## v12
## part2
module part2 (
    clear,
    clock,
    digit,
    digit_valid,
    end_of_line,
    total,
    line_result
);
    input clear;
    input clock;
    input [3:0] digit;
    input digit_valid;
    input end_of_line;
    output [63:0] total;
    output [47:0] line_result;
    wire [63:0] _205;
    wire [47:0] _38;
    wire [43:0] _196;
    wire [47:0] _197;
    wire [47:0] _193;
    wire [47:0] _186;
    wire [47:0] _172;
    wire [47:0] _158;
    wire [47:0] _144;
    wire [47:0] _130;
    wire [47:0] _116;
    wire [47:0] _102;
    wire [47:0] _88;
    wire [47:0] _74;
    wire [47:0] _60;
    wire vdd;
    wire _3;
    wire _5;
    wire [47:0] _49;
    wire [3:0] _7;
    wire [47:0] _45;
    wire _46;
    wire _47;
    wire [47:0] _50;
    wire [47:0] _52;
    wire [47:0] _8;
    reg [47:0] _43;
    wire [47:0] _9;
    wire [95:0] _57;
    wire [47:0] _58;
    wire [47:0] _61;
    wire _62;
    wire _63;
    wire [47:0] _64;
    wire [47:0] _66;
    wire [47:0] _10;
    reg [47:0] _55;
    wire [47:0] _11;
    wire [95:0] _71;
    wire [47:0] _72;
    wire [47:0] _75;
    wire _76;
    wire _77;
    wire [47:0] _78;
    wire [47:0] _80;
  ...
==> flow/config.mk <==
export PLATFORM = sky130hd
export DESIGN_NAME = part2
export DESIGN_NICKNAME = part2
export VERILOG_FILES = /design/flow/design.v
export SDC_FILE = /design/flow/constraint.sdc
export NUM_CORES = 4
export LEC_CHECK = 0
export CAP_MARGIN = 20
export CELL_PAD_IN_SITES_DETAIL_PLACEMENT = 0
export CORE_MARGIN = 2
export CORE_UTILIZATION = 66
export CTS_CLUSTER_DIAMETER = 61
export CTS_CLUSTER_SIZE = 34
export MAX_ROUTING_LAYER = met4
export MIN_ROUTING_LAYER = met1
export SLEW_MARGIN = 20
export TNS_END_PERCENT = 5
==> flow/constraint.sdc <==
create_clock -name core_clock -period 6.65 [get_ports {clock}]
set_input_delay 1.3300 -clock core_clock [delete_from_list [all_inputs] [get_ports {clock}]]
set_output_delay 1.3300 -clock core_clock [all_outputs]
set_load 0.01 [all_outputs]
run.sh (not shown) runs the stock make flow with config.mk's settings and CLKGATE_MAP_FILE=.
For v16, these inputs were changed with respect to v12:
Settings: swapping 2 for 8 in CORE_MARGIN; swapping 0 for 1 in CELL_PAD_IN_SITES_DETAIL_PLACEMENT; clearing TNS_END_PERCENT, which used to be 5; putting PLACE_DENSITY_LB_ADDON at 0.13 where nothing was set; clearing CTS_CLUSTER_SIZE, which used to be 34; putting HOLD_SLACK_MARGIN at 0.14 where nothing was set; putting SETUP_SLACK_MARGIN at 1.84 where nothing was set; swapping 6.65 for 9.22 in the clock period (ns, I/O delays scaled along).
[summary]
v16: DPL-0033 in clock tree synthesis (4_1_cts) -> run aborted
Diff v12 -> v16: x dimension of the die now sits higher; detailed placement HPWL increased by 61 mm relative to the old numbers.
Comparing v16 against v12, there is no change at all in synthesized chip area reported by yosys.
Going from v12 to v16, die size went up by 7000 um^2, number of cells in the yosys synthesis report did not really move, post-synthesis instance area essentially unchanged.


part2 again, from the RTL that the note above started with.
clock: 7.09 ns
lec_check: 0
abc_area: 1
cap_margin: 10
core_margin: 2
core_utilization: 72
place_density: 0.4
setup_slack_margin: 0.21
slew_margin: 20
Then changed:
==> flow/config.mk (replaced) <==
export PLATFORM = sky130hd
export DESIGN_NAME = part2
export DESIGN_NICKNAME = part2
export VERILOG_FILES = /design/flow/design.v
export SDC_FILE = /design/flow/constraint.sdc
export NUM_CORES = 4
export LEC_CHECK = 0
export CAP_MARGIN = 20
export CORE_MARGIN = 2
export CORE_UTILIZATION = 66
export MAX_ROUTING_LAYER = met4
export SLEW_MARGIN = 20
==> flow/constraint.sdc (replaced) <==
create_clock -name core_clock -period 6.11 [get_ports {clock}]
set_input_delay 1.2220 -clock core_clock [delete_from_list [all_inputs] [get_ports {clock}]]
set_output_delay 1.2220 -clock core_clock [all_outputs]
set_load 0.01 [all_outputs]
Outcome: This time the run completed and failed the layout checks on negative setup slack; total power climbs by 13%; worst hold slack gets worse by 18 ps; setup slack got worse by 980 ps; global-route usage came out lower by 4.2 points; combinational power climbs by about 20%; via count is lower by 16%; routed wire length fell by 8.1%.
Then changed:
--- a/flow/config.mk
+++ b/flow/config.mk
@@ -9,4 +9,3 @@
 export CORE_MARGIN = 2
-export CORE_UTILIZATION = 66
-export MAX_ROUTING_LAYER = met4
+export CORE_UTILIZATION = 40
 export SLEW_MARGIN = 20
==> flow/constraint.sdc (replaced) <==
create_clock -name core_clock -period 6.39 [get_ports {clock}]
set_input_delay 1.2780 -clock core_clock [delete_from_list [all_inputs] [get_ports {clock}]]
set_output_delay 1.2780 -clock core_clock [all_outputs]
set_load 0.01 [all_outputs]
After rerunning:
- Now the flow finished clean
- worst hold slack improved by 11 ps
- non-clock buffer count came out lower by 287
- synthesized cell count does not change
- via count came out lower by 8.0%
- wire length came out lower by 12%
- die size came out higher by 64%
- combinational power came out lower by about 10%
- sequential power came out lower by 5.7%
Then changed:
--- a/flow/config.mk
+++ b/flow/config.mk
@@ -7,5 +7,6 @@
 export LEC_CHECK = 0
-export CAP_MARGIN = 20
+export ABC_AREA = 1
+export CAP_MARGIN = 10
 export CORE_MARGIN = 2
-export CORE_UTILIZATION = 40
+export CORE_UTILIZATION = 72
 export SLEW_MARGIN = 20
==> flow/constraint.sdc (replaced) <==
create_clock -name core_clock -period 8.05 [get_ports {clock}]
set_input_delay 1.6100 -clock core_clock [delete_from_list [all_inputs] [get_ports {clock}]]
set_output_delay 1.6100 -clock core_clock [all_outputs]
set_load 0.01 [all_outputs]
The changed run finished clean; final area went up by 0.81%; critical path depth went up by 2; setup slack gets better by 710 ps; sequential cell count is unchanged; power went down by about 12%; sequential share of layout area went down by 0.13 points; area after synthesis went up by 11%; hold slack gets better by 4.2 ps; via count went up by 30%; wire length went up by 26%.


Setup of run A:
Starting RTL as in the previous note.
Settings: LEC_CHECK=0, ABC_AREA=1, CAP_MARGIN=20, CORE_MARGIN=2, CORE_UTILIZATION=72, CTS_CLUSTER_DIAMETER=400, CTS_CLUSTER_SIZE=100, PLACE_DENSITY=0.39, SETUP_SLACK_MARGIN=1.05, SLEW_MARGIN=20, TNS_END_PERCENT=5; clock period 4.39 ns.
Run A did not finish; the tool stopped in 5_1_grt with error GRT-0116.
### run A -> run B
- changing CTS_CLUSTER_DIAMETER from 400 to 228
- removing TNS_END_PERCENT (formerly 5)
- removing ABC_AREA (formerly 1)
- removing SETUP_SLACK_MARGIN (formerly 1.05)
- changing CTS_CLUSTER_SIZE from 100 to 37
- removing PLACE_DENSITY (formerly 0.39)
- changing the clock period (ns, I/O delays scaled along) from 4.39 to 3.92
[summary]
Against run A, core area in run B came out better.
[compare] base=run A new=run B: number of different library cells in the post-synthesis netlist has increased; sequential area share after synthesis +1.6 points.
Status for run B and run A: no clean run
Run A did not finish; the tool stopped in 5_1_grt with error GRT-0116.
Relative to run A, final RePlAce weighted congestion decreased by 0.085 in run B.
Between run B and run A, the area fraction in compound gates after synthesis is lower for run A.
Initial cell density of the core | run B above run A
Per the comparison of run B with run A, die area has decreased; post-synthesis share of cell area spent on full adders, half adders and majority gates has increased.
Between run B and run A, it is run B whose cell count after synthesis is lower, by about 30%.
The synthesized chip area reported by yosys number comes out higher for run A vs run B.
For number of cells in Yosys stat, dividing the value from run A by the value from run B gives 1.4.
Here is what was changed in the inputs of run C compared with run B.
- a change of CTS_CLUSTER_DIAMETER from 228 to 400
- a change of CTS_CLUSTER_SIZE from 37 to 100
- an added ABC_AREA of 1
- an added PLACE_DENSITY of 0.39
- a change of the clock period (ns, I/O delays scaled along) from 3.92 to 4.39
## What came out
Seen in the log of run C: GRT-0116 during 5_1_grt, after which the run never completed.
Run status, run B: aborted in 3_5_place_dp, error DPL-0033
Run C vs run B: netlist area before placement up
Run C ended up with a higher area share of and/or/nand/nor cells after synthesis than run B did.
Count of state elements after synthesis came out exactly the same in run B and run C.
Compared run C against run B; quantity of I/O buffers inserted on ports within noise.
The following lists how run D was set up differently from run C:
- MAX_ROUTING_LAYER newly set to met4
- CTS_CLUSTER_DIAMETER removed (was 400)
- CTS_CLUSTER_SIZE removed (was 100)
- PLACE_DENSITY removed (was 0.39)
- CORE_UTILIZATION changed from 72 to 66
- ABC_AREA removed (was 1)
- the clock period (ns, I/O delays scaled along) changed from 4.39 to 6.23
Results
- The flow completed for run D, but it is not clean: the layout still shows negative setup slack.
- Going from run C to run D, synthesized instance count -30%; post-CTS setup-driven buffer insertion count down 140; number of gates resized after cts -93%.
The inputs of run E differ from those of run D as listed below.
- a change of CORE_UTILIZATION from 66 to 12
- a deleted MAX_ROUTING_LAYER that had been met4
- a change of the clock period (ns, I/O delays scaled along) from 6.23 to 9.4
Notes after the runs:
- Going from run D to run E, register area shrank slightly.
- Run E vs run D, combinational gate power went down by about 54%.
- Hold slack is higher on run D
- Status: final hold violation count parity (run E, run D)
- The first element of the critical path comes out digit[1] in one run and _181[3]$_SDFFE_PP0P_ in the other, namely in run E and run D respectively.
- Flop share of the area: run E and run D compared, higher one is run E
- Comparing run E against run D, there is no change at all in share of flip-flops with an asynchronous set or reset after synthesis.
- Layout overhead on the synthesized area: run E and run D compared, higher one is run D
- Between run E and run D, it is run E whose delay of the slowest cell on the worst path is higher, by 0.34 ns.
- [compare] base=run D new=run E: depth of the critical timing path with buffers and inverters included dropped 20%, final design instance area without fill dropped 1700 µm².
- Summary: with run D as the reference, clock network power in run E moved down by more than a quarter.
- Run E completed end to end with timing, DRC and antenna clean.
Power figures rest on the tool's default switching activity, not on a simulated workload.
